// alu_top
module alu_top(
    input             clk,
    input      [31:0] a_in,
    input      [31:0] b_in,
    input      [3:0]  aluc_in,
    output reg [31:0] r_out,
    output reg        zero_out,
    output reg        overflow_out
    );
Settings: LEC_CHECK=0, CAP_MARGIN=35, CORE_MARGIN=2, CORE_UTILIZATION=72, CTS_CLUSTER_DIAMETER=51, CTS_CLUSTER_SIZE=21, PLACE_DENSITY=0.67, SLEW_MARGIN=20; clock period 5.42 ns.
run.sh (not shown) runs the stock make flow with config.mk's settings and CLKGATE_MAP_FILE=.
The first run produced a layout that fails on setup timing.
Change:
- CAP_MARGIN: 35 -> 20
- CORE_UTILIZATION: 72 -> 71
- CTS_CLUSTER_DIAMETER: 51 -> not set
- CTS_CLUSTER_SIZE: 21 -> 58
- clock period: 5.42 -> 5.0 ns (I/O delays scaled with it)
Outcome: The new run died in 5_1_grt, error GRT-0232; die area is higher slightly; area after synthesis stays the same; synthesized cell count does not change.
Change:
- CORE_UTILIZATION: 71 -> 40
- CTS_CLUSTER_SIZE: 58 -> not set
- PLACE_DENSITY: 0.67 -> not set
- clock period: 5.0 -> 6.0 ns (I/O delays scaled with it)
=> This time the run ran to the end with no violations. Synthesized cell count stays the same. Die size came out higher by about 74%. Area after synthesis stays the same.
Change:
- ABC_AREA: not set -> 1
- CORE_ASPECT_RATIO: not set -> 1.8
- CORE_MARGIN: 2 -> 9
- CORE_UTILIZATION: 40 -> 58
- CTS_CLUSTER_DIAMETER: not set -> 345
- CTS_CLUSTER_SIZE: not set -> 100
- TNS_END_PERCENT: not set -> 5
Result: The new run finished with timing, DRC and antenna clean; clock power grows by 11%; cell count climbs by 36%; total power rises by 1.7%; global-route usage goes up by 12 points; area after synthesis increases by 12%; worst setup slack is better by 0.85 ns; sequential share of layout area falls by 1.5 points; non-clock buffer count falls by 29; register-to-register slack improves by 0.85 ns; die size goes down by 4.3%.

---

== wip/amber ==
alu_top again, from the RTL that the note above started with.
clock: 6.0 ns
lec_check: 0
abc_area: 0
cap_margin: 20
core_aspect_ratio: 0.5
core_margin: 9
core_utilization: 58
cts_cluster_diameter: 232
cts_cluster_size: 100
place_density: 0.92
setup_slack_margin: -0.35
slew_margin: 20
tns_end_percent: 5
To summarise wip/amber: no stage aborted, but the layout did not pass its checks, failing on setup timing.
Input-level comparison between wip/lagoon and wip/amber:
- CORE_UTILIZATION: 58 -> 66
- SETUP_SLACK_MARGIN: -0.35 -> unset
- ABC_AREA: 0 -> unset
- PLACE_DENSITY: 0.92 -> unset
- CTS_CLUSTER_DIAMETER: 232 -> 62
- CTS_CLUSTER_SIZE: 100 -> unset
- CORE_ASPECT_RATIO: 0.5 -> unset
- TNS_END_PERCENT: 5 -> unset
- CORE_MARGIN: 9 -> 2
- the clock period (ns, I/O delays scaled along): 6.0 -> 4.88
--- outcome ---
Looking at global-route usage across wip/lagoon and wip/amber, the one that comes out lower is wip/amber.
The layout from wip/lagoon, despite a flow that completed every stage, fails the layout checks, with the failing checks listed as setup timing.
Taking wip/amber as the reference point, the setup slack of wip/lagoon falls by 970 ps.
When the final numbers for wip/lagoon and wip/amber were put side by side, the fraction of power consumed by the clock network turned out to be smaller in wip/lagoon.
The synthesis-to-finish area growth of wip/lagoon exceeds that of wip/amber by 17 points.
Inputs modified between wip/lagoon and wip/delta:
- CTS_CLUSTER_DIAMETER: 62 -> unset
- CTS_CLUSTER_SIZE: unset -> 98
- CORE_UTILIZATION: 66 -> 40
- TNS_END_PERCENT: unset -> 5
- the clock period (ns, I/O delays scaled along): 4.88 -> 6.0
### Flow results
Looking at final tally of setup violations, wip/delta sits 3 below wip/lagoon. Per the comparison of wip/delta with wip/lagoon, number of global-route vias before repair now sits lower; non-clock buffer count now sits lower; power per cell area now sits lower; chip area in the Yosys report now sits at about the same level; part of the cycle the worst path needs now sits lower. Both conditions hold for wip/delta: the flow ran to the end and the final layout passed the timing, design-rule and antenna checks. Looking only at sequential logic power, and setting everything else aside, the lower value of wip/delta and wip/lagoon goes to wip/delta.
Modified inputs, wip/garnet compared to wip/delta
- CTS_CLUSTER_SIZE: 98 -> unset
- TNS_END_PERCENT: 5 -> unset
- ABC_AREA: unset -> 1
- CORE_UTILIZATION: 40 -> 64
- the clock period (ns, I/O delays scaled along): 6.0 -> 6.85
[summary]
Both conditions hold for wip/garnet: the flow ran to the end and the final layout passed the timing, design-rule and antenna checks. wip/garnet vs wip/delta: part of the power in the clock network up. Min clock power across wip/delta and wip/garnet: wip/garnet. Compared to wip/delta, wip/garnet was floorplanned on a smaller die.
No activity file was given, so power comes from the tool's default toggle rates.
